v22:
// CED
module  CED(
  input  clk,
  input  rst,
  input  enable,
  output reg ird,
  input  [7:0] idata,	
  output reg [13:0] iaddr,
  output reg cwr_mag_0,
  output reg [12:0] cdata_mag_wr0,
  output reg crd_mag_0,
  input  [12:0] cdata_mag_rd0,
  output reg [13:0] caddr_mag_0,
  output reg cwr_ang_0,
  output reg [12:0] cdata_ang_wr0,
  output reg crd_ang_0,
  input  [12:0] cdata_ang_rd0,
  output reg [13:0] caddr_ang_0,
  output reg cwr1,
  output reg [12:0] cdata_wr1,
  output reg crd1,
  input  [12:0] cdata_rd1,
  output reg [13:0] caddr_1,
  output reg cwr2,
  output reg [12:0] cdata_wr2,
  output reg [13:0] caddr_2,
  output done
);
For scale: ~180 I/O pins, ~0.023 mm2 of cells after synthesis.
==> flow/config.mk <==
export PLATFORM = sky130hd
export DESIGN_NAME = CED
export DESIGN_NICKNAME = CED
export VERILOG_FILES = /design/flow/design.v
export SDC_FILE = /design/flow/constraint.sdc
export NUM_CORES = 4
export LEC_CHECK = 0
export CAP_MARGIN = 10
export CELL_PAD_IN_SITES_DETAIL_PLACEMENT = 0
export CELL_PAD_IN_SITES_GLOBAL_PLACEMENT = 3
export CORE_MARGIN = 2
export CORE_UTILIZATION = 22
export GPL_ROUTABILITY_DRIVEN = 0
export GPL_TIMING_DRIVEN = 1
export MAX_ROUTING_LAYER = met5
export MIN_ROUTING_LAYER = met2
export PLACE_DENSITY_LB_ADDON = 0.22
export SLEW_MARGIN = 20
export TNS_END_PERCENT = 10
==> flow/constraint.sdc <==
create_clock -name core_clock -period 6.26 [get_ports {clk}]
set_input_delay 1.2520 -clock core_clock [delete_from_list [all_inputs] [get_ports {clk}]]
set_output_delay 1.2520 -clock core_clock [all_outputs]
set_load 0.01 [all_outputs]
run.sh (not shown) runs the stock make flow with config.mk's settings and CLKGATE_MAP_FILE=.
v22 completed; timing, DRC and antenna clean
Input-level comparison between v56 and v22:
- clearing PLACE_DENSITY_LB_ADDON, which used to be 0.22
- clearing CELL_PAD_IN_SITES_GLOBAL_PLACEMENT, which used to be 3
- clearing MIN_ROUTING_LAYER, which used to be met2
- clearing MAX_ROUTING_LAYER, which used to be met5
- clearing TNS_END_PERCENT, which used to be 10
- clearing GPL_TIMING_DRIVEN, which used to be 1
- swapping 22 for 66 in CORE_UTILIZATION
- swapping 10 for 20 in CAP_MARGIN
- clearing CELL_PAD_IN_SITES_DETAIL_PLACEMENT, which used to be 0
- clearing GPL_ROUTABILITY_DRIVEN, which used to be 0
- swapping 6.26 for 4.1 in the clock period (ns, I/O delays scaled along)
==> results <==
- v56 -> stages 100% | layout checks FAIL | setup timing
- What v56 reported for worst voltage drop across the vdd grid has to be multiplied by 0.63 to get the figure for v22.
- Measured against each other, v56 and v22 differ in post-route met1 wirelength, the higher figure coming from v56.
- v56 improves on v22 in global-route wire length before repair.
- In v56, worst-case setup margin in the final layout is lower than in v22.
Here is what was changed in the inputs of v47 compared with v56.
- CELL_PAD_IN_SITES_DETAIL_PLACEMENT: unset -> 2
- CORE_UTILIZATION: 66 -> 40
- the clock period (ns, I/O delays scaled along): 4.1 -> 2.89
Findings:
v47 did not finish; a tool error ended it in clock tree synthesis.
Diff v47..v56 | mux share of post-synthesis cell area | unchanged
Summary of v47 over v56: width of the chip went up; count of cell types in the netlist did not really move; area of the die went up.
The following lists how v10 was set up differently from v47:
- setting PLACE_DENSITY to 0.65 for the first time
- changing CORE_UTILIZATION from 40 to 72
- removing CELL_PAD_IN_SITES_DETAIL_PLACEMENT (formerly 2)
- setting TNS_END_PERCENT to 75 for the first time
- changing the clock period (ns, I/O delays scaled along) from 2.89 to 4.14
==> comparison <==
- v10 finished every stage; the final checks, however, were not passed, the failures being setup timing.
- v47: aborted in clock tree synthesis (tool error)
- Synthesized cell count essentially unchanged between v10 and v47.
- Delta (v10 minus v47): simple-gate portion of the synthesized area now sits at about the same level, x dimension of the die shrank by 60 um, total die size decreased by 0.025 mm2 relative to the old numbers.

## TR
CED again, from the RTL that the note above started with.
export LEC_CHECK = 0
export CAP_MARGIN = 20
export CORE_ASPECT_RATIO = 1.74
export CORE_MARGIN = 2
export CORE_UTILIZATION = 40
export PLACE_DENSITY_LB_ADDON = 0.1
export SLEW_MARGIN = 30
create_clock -name core_clock -period 5.0 [get_ports {clk}]
TR: full flow OK, the timing, design-rule and antenna checks passed
Input changes introduced in JK (baseline for comparison: TR):
- swapping 40 for 68 in CORE_UTILIZATION
- clearing PLACE_DENSITY_LB_ADDON, which used to be 0.1
- swapping 30 for 20 in SLEW_MARGIN
- putting CTS_CLUSTER_SIZE at 36 where nothing was set
- clearing CORE_ASPECT_RATIO, which used to be 1.74
- swapping 5.0 for 3.37 in the clock period (ns, I/O delays scaled along)
==> results <==
Between JK and TR, it is JK whose post-detailed-route wirelength per cell is higher, by 9.2 µm. JK: critical path depth higher than TR. Summary of JK over TR: transition time of the tightest slew-check pin +0.11 ns, via count +about 35%, proportion of cell area occupied by multi-input gates -1.5 points, global-route wire length before repair +22,000 µm, wire length +33,000 µm. In JK relative to TR, routability congestion estimate from global placement had gone up by a little under 10%. JK: complete, dirty (setup timing). Relative to TR, the power dissipated in sequential cells measured on JK has increased by more than a quarter.

CED again, from the RTL that the note above started with.
export LEC_CHECK = 0
export CAP_MARGIN = 10
export CELL_PAD_IN_SITES_DETAIL_PLACEMENT = 0
export CELL_PAD_IN_SITES_GLOBAL_PLACEMENT = 0
export CORE_MARGIN = 2
export CORE_UTILIZATION = 71
export GPL_ROUTABILITY_DRIVEN = 0
export GPL_TIMING_DRIVEN = 1
export MAX_ROUTING_LAYER = met5
export MIN_ROUTING_LAYER = met1
export PLACE_DENSITY = 0.65
export SLEW_MARGIN = 20
export TNS_END_PERCENT = 10
create_clock -name core_clock -period 4.09 [get_ports {clk}]
The starting point completed, yet does not pass: negative setup slack.
Edit:
--- a/flow/config.mk
+++ b/flow/config.mk
@@ -9,5 +9,5 @@
 export CELL_PAD_IN_SITES_DETAIL_PLACEMENT = 0
-export CELL_PAD_IN_SITES_GLOBAL_PLACEMENT = 0
+export CELL_PAD_IN_SITES_GLOBAL_PLACEMENT = 3
 export CORE_MARGIN = 2
-export CORE_UTILIZATION = 71
+export CORE_UTILIZATION = 58
 export GPL_ROUTABILITY_DRIVEN = 0
@@ -16,3 +16,4 @@
 export MIN_ROUTING_LAYER = met1
-export PLACE_DENSITY = 0.65
+export PLACE_DENSITY_LB_ADDON = 0.22
+export SETUP_SLACK_MARGIN = 1.5
 export SLEW_MARGIN = 20
==> flow/constraint.sdc (replaced) <==
create_clock -name core_clock -period 6.26 [get_ports {clk}]
set_input_delay 1.2520 -clock core_clock [delete_from_list [all_inputs] [get_ports {clk}]]
set_output_delay 1.2520 -clock core_clock [all_outputs]
set_load 0.01 [all_outputs]
Outcome: With this change the flow failed in global placement without I/O. Die area goes up by about a fifth. Synthesized cell count does not change. Area after synthesis is unchanged.

Setup of juniper:
Starting RTL as in the previous note.
Design CED, start of the top module:
module  CED(
  input  clk,
  input  rst,
  input  enable,
  output reg ird,
  input  [7:0] idata,	
  output reg [13:0] iaddr,
  output reg cwr_mag_0,
  output reg [12:0] cdata_mag_wr0,
  output reg crd_mag_0,
  input  [12:0] cdata_mag_rd0,
  output reg [13:0] caddr_mag_0,
  output reg cwr_ang_0,
  output reg [12:0] cdata_ang_wr0,
  output reg crd_ang_0,
  input  [12:0] cdata_ang_rd0,
  output reg [13:0] caddr_ang_0,
  output reg cwr1,
  output reg [12:0] cdata_wr1,
  output reg crd1,
  input  [12:0] cdata_rd1,
  output reg [13:0] caddr_1,
  output reg cwr2,
  output reg [12:0] cdata_wr2,
  output reg [13:0] caddr_2,
  output done
);
  parameter INITIAL = 2'd0;
  parameter LAYER0  = 2'd1;
  parameter LAYER1  = 2'd2;
  parameter LAYER2  = 2'd3;
  parameter READ    = 2'd0;
  parameter EXECUTE = 2'd1;
  parameter WRITE   = 2'd2;
  reg  [2:0]  top_cs;
  reg  [2:0]  top_ns;
  reg  [2:0]  inner_cs;
  reg  [2:0]  inner_ns;
  reg  [13:0] p0_addr;  
  ...
export LEC_CHECK = 0
export CAP_MARGIN = 20
export CELL_PAD_IN_SITES_DETAIL_PLACEMENT = 2
export CORE_ASPECT_RATIO = 0.68
export CORE_MARGIN = 2
export CORE_UTILIZATION = 44
export GPL_TIMING_DRIVEN = 0
export MAX_ROUTING_LAYER = met4
export MIN_ROUTING_LAYER = met1
export PLACE_DENSITY_LB_ADDON = 0.21
export SLEW_MARGIN = 40
export TNS_END_PERCENT = 5
create_clock -name core_clock -period 8.08 [get_ports {clk}]
> inputs changed (juniper -> sierra)
# juniper
export LEC_CHECK = 0
export CAP_MARGIN = 20
export CELL_PAD_IN_SITES_DETAIL_PLACEMENT = 2
export CORE_ASPECT_RATIO = 0.68
export CORE_MARGIN = 2
export CORE_UTILIZATION = 44
export GPL_TIMING_DRIVEN = 0
export MAX_ROUTING_LAYER = met4
export MIN_ROUTING_LAYER = met1
export PLACE_DENSITY_LB_ADDON = 0.21
export SLEW_MARGIN = 40
export TNS_END_PERCENT = 5
create_clock -name core_clock -period 8.08 [get_ports {clk}]
# sierra
export LEC_CHECK = 0
export ABC_AREA = 1
export CAP_MARGIN = 20
export CORE_MARGIN = 2
export CORE_UTILIZATION = 72
export PLACE_DENSITY_LB_ADDON = 0.24
export SLEW_MARGIN = 20
create_clock -name core_clock -period 4.21 [get_ports {clk}]
[summary]
[sierra vs juniper] via count: lower in sierra. Looking only at signal arrival time at the worst endpoint, and setting everything else aside, the lower value of sierra and juniper goes to sierra. Area share of buffers outside the clock network for sierra: 2.3 points down relative to juniper. Worst slack after detailed placement: lower on sierra. Across both runs, number of antenna violations at the first check in global routing was lower for sierra than for juniper. Between sierra and juniper, it is sierra whose area growth from synthesis to final layout is lower, by 4.8 points. sierra ended up with a lower share of the yosys chip area belonging to registers than juniper did. sierra ends up with a portion of the layout cell area used by clock cells that is 0.35 points lower than in juniper. Chip area estimate from yosys synthesis in sierra is about 5.6% above juniper. Count of buffers from port buffering: sierra and juniper compared, higher one is sierra.
Setup changes, sierra to yarrow
# sierra
export LEC_CHECK = 0
export ABC_AREA = 1
export CAP_MARGIN = 20
export CORE_MARGIN = 2
export CORE_UTILIZATION = 72
export PLACE_DENSITY_LB_ADDON = 0.24
export SLEW_MARGIN = 20
create_clock -name core_clock -period 4.21 [get_ports {clk}]
# yarrow
export LEC_CHECK = 0
export CAP_MARGIN = 20
export CORE_MARGIN = 2
export CORE_UTILIZATION = 40
export SLEW_MARGIN = 20
create_clock -name core_clock -period 5.0 [get_ports {clk}]
sierra has a higher area after synthesis than yarrow.
Between sierra and yarrow, the hold slack figures differ only marginally.
Relative to sierra, area used by multi-input combinational logic has increased by 0.50% in yarrow.
sierra → yarrow: longest individual stage delay on the worst path went down 100 ps; final period utilization went up 0.40 points.
Non-clock buffer total of the final layout, yarrow and sierra: larger value in yarrow
Cmp yarrow vs sierra: final wirelength lower in yarrow
Cmp yarrow and sierra / met1 routing resource usage after global routing / lower: yarrow
Of the two values seen for power group with the highest consumption, sequential cells was produced by sierra and clock by yarrow.
Here is what was changed in the inputs of harbor compared with yarrow.
# yarrow
export LEC_CHECK = 0
export CAP_MARGIN = 20
export CORE_MARGIN = 2
export CORE_UTILIZATION = 40
export SLEW_MARGIN = 20
create_clock -name core_clock -period 5.0 [get_ports {clk}]
# harbor
export LEC_CHECK = 0
export ABC_AREA = 1
export CAP_MARGIN = 0
export CORE_ASPECT_RATIO = 1.74
export CORE_MARGIN = 2
export CORE_UTILIZATION = 40
export CTS_CLUSTER_SIZE = 51
export GPL_ROUTABILITY_DRIVEN = 0
export MAX_ROUTING_LAYER = met4
export PLACE_DENSITY_LB_ADDON = 0.1
export SETUP_SLACK_MARGIN = 0.66
export SLEW_MARGIN = 30
create_clock -name core_clock -period 5.0 [get_ports {clk}]
Results
harbor ran to completion and came out clean on the timing, design-rule and antenna checks.
Lower final cell count was reported by yarrow, not harbor.
harbor drops more vias than yarrow.
Side by side, total cell area reported by yosys after synthesis turned out higher in harbor than in yarrow.
From yarrow to harbor the numbers moved as follows: final critical-path share of the clock period fell 13 points; power moved down; global-route usage rose by 2.4 points.
Power and IR drop assume default switching activity.
